Setup of build 93:
==> flow/design.v (excerpt) <==
module top (
  input  logic        clk,
  input  logic        rst_n,
  input  logic [15:0] setpoint,
  input  logic [15:0] feedback,
  input  logic [15:0] Kp,
  input  logic [15:0] Ki,
  input  logic [15:0] Kd,
  input  logic [15:0] clk_prescaler,
  output logic [15:0] control_signal
);
For scale: about 2400 cells after synthesis, roughly 65 flip-flops, about 110 I/O pins, roughly 18000 um2 of cells after synthesis.
make LEC_CHECK=0 ABC_AREA=1 CAP_MARGIN=20 CELL_PAD_IN_SITES_GLOBAL_PLACEMENT=2 CORE_MARGIN=2 CORE_UTILIZATION=40 CTS_CLUSTER_DIAMETER=340 CTS_CLUSTER_SIZE=47 SETUP_SLACK_MARGIN=-0.51 SLEW_MARGIN=20 finish   # period 12.5 ns
run.sh (not shown) runs the stock make flow with config.mk's settings and CLKGATE_MAP_FILE=.
For build 82, these inputs were changed with respect to build 93:
# build 93
export LEC_CHECK = 0
export ABC_AREA = 1
export CAP_MARGIN = 20
export CELL_PAD_IN_SITES_GLOBAL_PLACEMENT = 2
export CORE_MARGIN = 2
export CORE_UTILIZATION = 40
export CTS_CLUSTER_DIAMETER = 340
export CTS_CLUSTER_SIZE = 47
export SETUP_SLACK_MARGIN = -0.51
export SLEW_MARGIN = 20
create_clock -name core_clock -period 12.5 [get_ports {clk}]
# build 82
export LEC_CHECK = 0
export ABC_AREA = 1
export CAP_MARGIN = 40
export CORE_ASPECT_RATIO = 1.57
export CORE_MARGIN = 6
export CORE_UTILIZATION = 40
export CTS_CLUSTER_DIAMETER = 177
export CTS_CLUSTER_SIZE = 26
export GPL_ROUTABILITY_DRIVEN = 0
export GPL_TIMING_DRIVEN = 0
export PLACE_DENSITY_LB_ADDON = 0.15
export SLEW_MARGIN = 0
export TNS_END_PERCENT = 45
create_clock -name core_clock -period 12.5 [get_ports {clk}]
==> results <==
- Comparing the two runs side by side, build 82 comes out behind build 93 on final area.
- Reported for build 93 and build 82, total of max-cap violations turned out identical to the last digit.
- Non-clock buffer count: build 82 higher than build 93
- Share of synthesized area occupied by flip-flops and latches: build 93 vs build 82 identical
- On least setup slack across all paths after layout, the higher figure sits with build 93, not build 82.
Setup changes, build 82 to build 74
# build 82
export LEC_CHECK = 0
export ABC_AREA = 1
export CAP_MARGIN = 40
export CORE_ASPECT_RATIO = 1.57
export CORE_MARGIN = 6
export CORE_UTILIZATION = 40
export CTS_CLUSTER_DIAMETER = 177
export CTS_CLUSTER_SIZE = 26
export GPL_ROUTABILITY_DRIVEN = 0
export GPL_TIMING_DRIVEN = 0
export PLACE_DENSITY_LB_ADDON = 0.15
export SLEW_MARGIN = 0
export TNS_END_PERCENT = 45
create_clock -name core_clock -period 12.5 [get_ports {clk}]
# build 74
export LEC_CHECK = 0
export ABC_AREA = 1
export CAP_MARGIN = 20
export CELL_PAD_IN_SITES_GLOBAL_PLACEMENT = 1
export CORE_ASPECT_RATIO = 0.5
export CORE_MARGIN = 2
export CORE_UTILIZATION = 40
export CTS_CLUSTER_DIAMETER = 329
export CTS_CLUSTER_SIZE = 100
export PLACE_DENSITY = 0.78
export SETUP_SLACK_MARGIN = -1.24
export SLEW_MARGIN = 0
export TNS_END_PERCENT = 10
create_clock -name core_clock -period 12.5 [get_ports {clk}]
==> results <==
- Compare build 82 and build 74 | average vias per placed instance lower: build 74
- Build 74 ends up with lower buffer share of cell area than build 82 does.
- Compared with build 82, via count of the first global-routing pass in build 74 decreased by a little under 10%.
- Between build 82 and build 74, the difference in clock-cell share of area is negligible.
- On build 74: via count is about 2.2% lower than what build 82 gave.
- The run with more routed wire is build 82, not build 74.
- Overall routing resource usage was lower in the run labelled build 82.
- Looking at worst hold margin, build 74 sits 0.0068 ns below build 82.
Inputs modified between build 74 and build 95:
# build 74
export LEC_CHECK = 0
export ABC_AREA = 1
export CAP_MARGIN = 20
export CELL_PAD_IN_SITES_GLOBAL_PLACEMENT = 1
export CORE_ASPECT_RATIO = 0.5
export CORE_MARGIN = 2
export CORE_UTILIZATION = 40
export CTS_CLUSTER_DIAMETER = 329
export CTS_CLUSTER_SIZE = 100
export PLACE_DENSITY = 0.78
export SETUP_SLACK_MARGIN = -1.24
export SLEW_MARGIN = 0
export TNS_END_PERCENT = 10
create_clock -name core_clock -period 12.5 [get_ports {clk}]
# build 95
export LEC_CHECK = 0
export ABC_AREA = 0
export CAP_MARGIN = 20
export CELL_PAD_IN_SITES_GLOBAL_PLACEMENT = 2
export CORE_MARGIN = 2
export CORE_UTILIZATION = 40
export CTS_CLUSTER_DIAMETER = 340
export CTS_CLUSTER_SIZE = 16
export PLACE_DENSITY = 0.42
export SETUP_SLACK_MARGIN = -0.51
export SLEW_MARGIN = 20
export TNS_END_PERCENT = 15
create_clock -name core_clock -period 12.5 [get_ports {clk}]
==> comparison <==
Across build 95 and build 74, none had a timing, DRC or antenna violation.
Sort build 95 and build 74 by vias per cell, descending, and build 74 comes first.
Side by side, chip area line of the yosys report turned out lower in build 95 than in build 74.
Build 95 vs build 74 — critical path data arrival time rose 0.87 ns.
The uppermost layer routed comes out met5 in one run and met4 in the other, namely in build 95 and build 74 respectively.
Build 95 drops fewer vias than build 74.
| xor and xnor fraction of the mapped netlist area | build 95 vs build 74 | 5.5 points higher |
A launching instance or port of the critical path of feedback[9] is what build 74 shows, while feedback[1] belongs to build 95.
Build 95: number of cells on the worst hold path is 1 lower than what build 74 reported.
For build 8, these inputs were changed with respect to build 95:
# build 95
export LEC_CHECK = 0
export ABC_AREA = 0
export CAP_MARGIN = 20
export CELL_PAD_IN_SITES_GLOBAL_PLACEMENT = 2
export CORE_MARGIN = 2
export CORE_UTILIZATION = 40
export CTS_CLUSTER_DIAMETER = 340
export CTS_CLUSTER_SIZE = 16
export PLACE_DENSITY = 0.42
export SETUP_SLACK_MARGIN = -0.51
export SLEW_MARGIN = 20
export TNS_END_PERCENT = 15
create_clock -name core_clock -period 12.5 [get_ports {clk}]
# build 8
export LEC_CHECK = 0
export ABC_AREA = 1
export CAP_MARGIN = 20
export CELL_PAD_IN_SITES_GLOBAL_PLACEMENT = 2
export CORE_MARGIN = 2
export CORE_UTILIZATION = 40
export CTS_CLUSTER_DIAMETER = 340
export CTS_CLUSTER_SIZE = 100
export PLACE_DENSITY = 0.85
export SETUP_SLACK_MARGIN = -0.51
export SLEW_MARGIN = 20
export TNS_END_PERCENT = 45
create_clock -name core_clock -period 12.5 [get_ports {clk}]
Notes after the runs:
Uppermost layer routed = met4: build 8; uppermost layer routed = met5: build 95. Relative to build 95, initial antenna violation count has gone down in build 8. Note that the total vias in the final route recorded for build 8 amounts to 1.2 times the value seen in build 95. What build 8 reported for post-synthesis average cell area has to be multiplied by 1.2 to get the figure for build 95. Compared with build 95, build 8 shows share of synthesized area spent on multiplexers lower by 1.2 points. Looking at synthesis-to-finish area growth across build 8 and build 95, the one that comes out lower is build 8.
#### Input delta (build 67 over build 8)
# build 8
export LEC_CHECK = 0
export ABC_AREA = 1
export CAP_MARGIN = 20
export CELL_PAD_IN_SITES_GLOBAL_PLACEMENT = 2
export CORE_MARGIN = 2
export CORE_UTILIZATION = 40
export CTS_CLUSTER_DIAMETER = 340
export CTS_CLUSTER_SIZE = 100
export PLACE_DENSITY = 0.85
export SETUP_SLACK_MARGIN = -0.51
export SLEW_MARGIN = 20
export TNS_END_PERCENT = 45
create_clock -name core_clock -period 12.5 [get_ports {clk}]
# build 67
export LEC_CHECK = 0
export CAP_MARGIN = 20
export CORE_MARGIN = 2
export CORE_UTILIZATION = 40
export SLEW_MARGIN = 20
create_clock -name core_clock -period 12.5 [get_ports {clk}]
[summary]
Chip area from the yosys synthesis statistics | build 67 below build 8
Looking at weighted congestion reported at the end of routability-driven placement, build 67 sits above build 8.
Between build 8 and build 67, pre-CTS setup slack is lower for build 67, build 8 comes in above that.
On global-route wire length before repair, the higher figure sits with build 8, not build 67.
Total standard cell area after synthesis, build 8 and build 67, lower one = build 67.
Re number of nets at floorplan: build 8 and build 67 aren't equal, and the lower value belongs to build 67.
Layout net count delta for build 67 relative to build 8: 16% lower
